==> inputs of job 7999 <==
==> flow/design.v (excerpt) <==
module datapath(output [6:0] display, days, output [3:0] segment, output am, pm, dblink, Sound, Vcc_out, input Next, Up, SetTime, SetAlarm, Snooze, Stop, Mute, Clr, Clk_sys);
Settings: LEC_CHECK=0, CAP_MARGIN=0, CORE_MARGIN=2, CORE_UTILIZATION=72, CTS_CLUSTER_DIAMETER=39, CTS_CLUSTER_SIZE=37, PLACE_DENSITY=0.64, SETUP_SLACK_MARGIN=1.26, SLEW_MARGIN=20; clock period 10.7 ns.
run.sh (not shown) runs the stock make flow with config.mk's settings and CLKGATE_MAP_FILE=.
==> job 5185 (differences from job 7999) <==
==> flow/config.mk (replaced) <==
export PLATFORM = sky130hd
export DESIGN_NAME = datapath
export DESIGN_NICKNAME = datapath
export VERILOG_FILES = /design/flow/design.v
export SDC_FILE = /design/flow/constraint.sdc
export NUM_CORES = 4
export LEC_CHECK = 0
export CAP_MARGIN = 20
export CORE_MARGIN = 2
export CORE_UTILIZATION = 70
export SETUP_SLACK_MARGIN = 1.23
export SLEW_MARGIN = 20
==> flow/constraint.sdc (replaced) <==
create_clock -name core_clock -period 4.69 [get_ports {Clk_sys}]
set_input_delay 0.9380 -clock core_clock [delete_from_list [all_inputs] [get_ports {Clk_sys}]]
set_output_delay 0.9380 -clock core_clock [all_outputs]
set_load 0.01 [all_outputs]
==> job 1612 (differences from job 7999) <==
==> flow/config.mk (replaced) <==
export PLATFORM = sky130hd
export DESIGN_NAME = datapath
export DESIGN_NICKNAME = datapath
export VERILOG_FILES = /design/flow/design.v
export SDC_FILE = /design/flow/constraint.sdc
export NUM_CORES = 4
export LEC_CHECK = 0
export CAP_MARGIN = 20
export CORE_MARGIN = 2
export CORE_UTILIZATION = 40
export SETUP_SLACK_MARGIN = 2.18
export SLEW_MARGIN = 20
==> flow/constraint.sdc (replaced) <==
create_clock -name core_clock -period 8.42 [get_ports {Clk_sys}]
set_input_delay 1.6840 -clock core_clock [delete_from_list [all_inputs] [get_ports {Clk_sys}]]
set_output_delay 1.6840 -clock core_clock [all_outputs]
set_load 0.01 [all_outputs]
==> results.yml <==
# implementation run metrics
setup_path:
  endpoint: "display[6]"
clock_tree:
  path_clk_slew_ns: 0.05
  post_cts_buffers: 0
global_route:
  grt_usage_pct: 36.3
worst_hold_path:
  hp-start: "conv.state[25]"
sta:
  skew_ns: 0.0183
  rsz0062_at_grt: "no"
  relSlewSlack_pct: 16.6
run_status:
  status: "finished clean"
[end of results for job 7999]
==> results.yml <==
# implementation run metrics
setup_path:
  endpoint: "display[3]"
sta:
  rsz0062_at_grt: "no"
  skew_ns: 0.0122
clock_tree:
  post_cts_buffers: 0
  path_clk_slew_ns: 0.06
run_status:
  status: "finished clean"
global_route:
  grt_usage_pct: 20.8
worst_hold_path:
  hp-start: "conv.state[25]"
[end of results for job 1612]
==> results.yml <==
# implementation run metrics
global_route:
  grt_usage_pct: 36.3
logic_synthesis:
  synth.comb.largest_family: "simple AND/OR/NAND/NOR gates"
setup_path:
  endpoint: "display[3]"
  rr_startpoint: "conv.state[0]"
sta:
  drv_slew: 0
  rsz0062_at_grt: "yes"
  skew_ns: 0.0103
  relSlewSlack_pct: 34.7
clock_tree:
  path_clk_slew_ns: 0.06
  post_cts_buffers: 16
detailed_routing:
  drt_iter0_drc: 1084
run_status:
  status: "finished clean"
[end of results for job 5185]


==> v9 <==
datapath again, from the RTL that the note above started with.
// datapath
module datapath(output [6:0] display, days, output [3:0] segment, output am, pm, dblink, Sound, Vcc_out, input Next, Up, SetTime, SetAlarm, Snooze, Stop, Mute, Clr, Clk_sys);
Settings: LEC_CHECK=0, CAP_MARGIN=0, CORE_ASPECT_RATIO=0.87, CORE_MARGIN=2, CORE_UTILIZATION=72, CTS_CLUSTER_DIAMETER=28, CTS_CLUSTER_SIZE=32, HOLD_SLACK_MARGIN=0.29, PLACE_DENSITY_LB_ADDON=0.01, SETUP_SLACK_MARGIN=1.38, SLEW_MARGIN=10, TNS_END_PERCENT=5; clock period 4.69 ns.
==> inputs of v4, as changes to v9 <==
CAP_MARGIN = 35   (was 0)
CORE_ASPECT_RATIO = not set   (was 0.87)
CTS_CLUSTER_DIAMETER = 39   (was 28)
CTS_CLUSTER_SIZE = not set   (was 32)
HOLD_SLACK_MARGIN = not set   (was 0.29)
PLACE_DENSITY = 0.64   (was not set)
PLACE_DENSITY_LB_ADDON = not set   (was 0.01)
SETUP_SLACK_MARGIN = 0.13   (was 1.38)
SLEW_MARGIN = 20   (was 10)
TNS_END_PERCENT = not set   (was 5)
==> flow/constraint.sdc (replaced) <==
create_clock -name core_clock -period 10.6 [get_ports {Clk_sys}]
set_input_delay 2.1200 -clock core_clock [delete_from_list [all_inputs] [get_ports {Clk_sys}]]
set_output_delay 2.1200 -clock core_clock [all_outputs]
set_load 0.01 [all_outputs]
==> qor summary <==
                                                                                                  v9           v4
Outcome                                                             no timing/DRC/antenna violations  no timing/DRC/antenna violations
Clock transition at the register clock pins on the worst setup and hold paths after CTS      0.05 ns      0.06 ns
CORE AREA                                                                                19110 sq um  19330 sq um
Design area                                                                              16250 sq um  15740 sq um
Clock insertion delay at the later pin of the skew report                                    0.55 ns      0.51 ns
Number of clock buffer instances in the layout                                                    54           43
First-pass GRT wire length                                                                  63.08 mm     61.29 mm
Sw Share                                                                                      0.3826       0.3916
Num tapcells                                                                                     245          265
Final weighted congestion of routability-driven global placement                               1.018       0.9044
Final Cycle Share                                                                             0.8834       0.6264
Multi-input combinational cell area                                                       8115 sq um   7975 sq um
Starting Density                                                                              0.7393       0.7308
Total vias in the final route                                                                  12246        12114
Clk pwr share                                                                                  0.357        0.330


==> run a <==
Starting RTL as in the previous note.
clock: 14.8 ns
lec_check: 0
abc_area: 1
cap_margin: 20
core_margin: 10
core_utilization: 71
cts_cluster_size: 13
setup_slack_margin: 2.17
slew_margin: 15
==> run b: changes against run a <==
Settings changed: ABC_AREA 1 to unset, CELL_PAD_IN_SITES_DETAIL_PLACEMENT set to 0, CORE_MARGIN 10 to 2, CORE_UTILIZATION 71 to 46, CTS_CLUSTER_SIZE 13 to unset, GPL_ROUTABILITY_DRIVEN set to 0, PLACE_DENSITY set to 0.54, SETUP_SLACK_MARGIN 2.17 to unset, SLEW_MARGIN 15 to 0.
==> flow/constraint.sdc (replaced) <==
create_clock -name core_clock -period 7.59 [get_ports {Clk_sys}]
set_input_delay 1.5180 -clock core_clock [delete_from_list [all_inputs] [get_ports {Clk_sys}]]
set_output_delay 1.5180 -clock core_clock [all_outputs]
set_load 0.01 [all_outputs]
==> run c: changes against run a <==
Settings changed: ABC_AREA 1 to unset, CORE_MARGIN 10 to 2, CORE_UTILIZATION 71 to 72, CTS_CLUSTER_SIZE 13 to unset, PLACE_DENSITY set to 0.64, SETUP_SLACK_MARGIN 2.17 to unset, SLEW_MARGIN 15 to 20.
==> flow/constraint.sdc (replaced) <==
create_clock -name core_clock -period 11.4 [get_ports {Clk_sys}]
set_input_delay 2.2800 -clock core_clock [delete_from_list [all_inputs] [get_ports {Clk_sys}]]
set_output_delay 2.2800 -clock core_clock [all_outputs]
set_load 0.01 [all_outputs]
==> comparison <==
Register-to-register slack: run b < run c < run a. Combinational power: run b > run c > run a. Worst setup slack: run b < run c < run a. Cell count: run c < run b < run a. Critical path depth, lowest first: run c, run b, run a.


==> inputs of try-ember <==
Starting RTL as in the previous note.
Settings: LEC_CHECK=0, ABC_AREA=1, CAP_MARGIN=20, CORE_ASPECT_RATIO=1.42, CORE_MARGIN=2, CORE_UTILIZATION=72, CTS_CLUSTER_SIZE=10, PLACE_DENSITY_LB_ADDON=0.17, SETUP_SLACK_MARGIN=1.38, SLEW_MARGIN=20; clock period 4.68 ns.
==> inputs of try-tundra, as changes to try-ember <==
==> flow/config.mk (replaced) <==
export PLATFORM = sky130hd
export DESIGN_NAME = datapath
export DESIGN_NICKNAME = datapath
export VERILOG_FILES = /design/flow/design.v
export SDC_FILE = /design/flow/constraint.sdc
export NUM_CORES = 4
export LEC_CHECK = 0
export CAP_MARGIN = 20
export CORE_MARGIN = 2
export CORE_UTILIZATION = 65
export SLEW_MARGIN = 20
==> flow/constraint.sdc (replaced) <==
create_clock -name core_clock -period 5.47 [get_ports {Clk_sys}]
set_input_delay 1.0940 -clock core_clock [delete_from_list [all_inputs] [get_ports {Clk_sys}]]
set_output_delay 1.0940 -clock core_clock [all_outputs]
set_load 0.01 [all_outputs]
==> comparison <==
Routed wire length: try-tundra is lower than try-ember (about 16%).
Between try-tundra and try-ember, the lower core utilization is in try-tundra (gap 8.9 points).
Between try-ember and try-tundra, the lower area after synthesis is in try-tundra (gap about 2.2%, measured against try-tundra).
Global-route usage: try-tundra is lower than try-ember (8.8 points).
Combinational power: try-ember is larger than try-tundra (68%).
Against try-ember, the design area of try-tundra is smaller by 3.9%.
Critical path depth: try-tundra is lower than try-ember (1).
Of try-ember and try-tundra, try-tundra has the higher die area (gap about 7%, measured against try-tundra).
Against try-tundra, the clock power of try-ember is higher by about 10%.
In try-ember the register-to-register slack is lower than in try-tundra, by 0.49 ns.
Against try-ember, the non-clock buffer count of try-tundra is lower by 18.
==> figures <==
item	try-tundra	try-ember
Internal power consumption	3720 uW	4460 uW
Worst clock skew	0.00891 ns	0.0249 ns
Simple-Gate Fraction of Synth Area	19.3%	29.3%
CP max stage cell	sky130_fd_sc_hd__dfrtp_2	sky130_fd_sc_hd__dfrtp_4
Classification of the worst-slack hold path	register to register	input port to async pin
Layout-to-synthesis area ratio	1.084x	1.104x
Wire length of the first global-routing pass	58,300 microns	70,600 microns
Top cell type by instance count after synthesis	sky130_fd_sc_hd__dfrtp_1	sky130_fd_sc_hd__nand2_1
Die span in x	151 microns	123 microns
GP Congestion	0.980	0.990
CP Max Fanout	26	5
Area of the core region	0.0212 sq mm	0.0196 sq mm
Data required time of the worst path	4.38 ns	3.74 ns
Number of nets in the synthesized netlist	1,574	2,046
Met2 track utilization from global routing	52.5%	66.9%
Sequential element share of the synthesized area	39.1%	38.3%
Share of power burned in combinational logic	35.4%	46.0%
Final setup slack of the worst path	0.254 ns	1.03 ns
Vert. Die Dim	151 microns	173 microns
Run status	no timing/DRC/antenna violations	no timing/DRC/antenna violations
Post-synthesis cell count from yosys	1,531	2,003
Register share of total power	37.4%	31.1%
Non-clock inverters	41	234
Power is estimated from default activity; no workload was simulated.
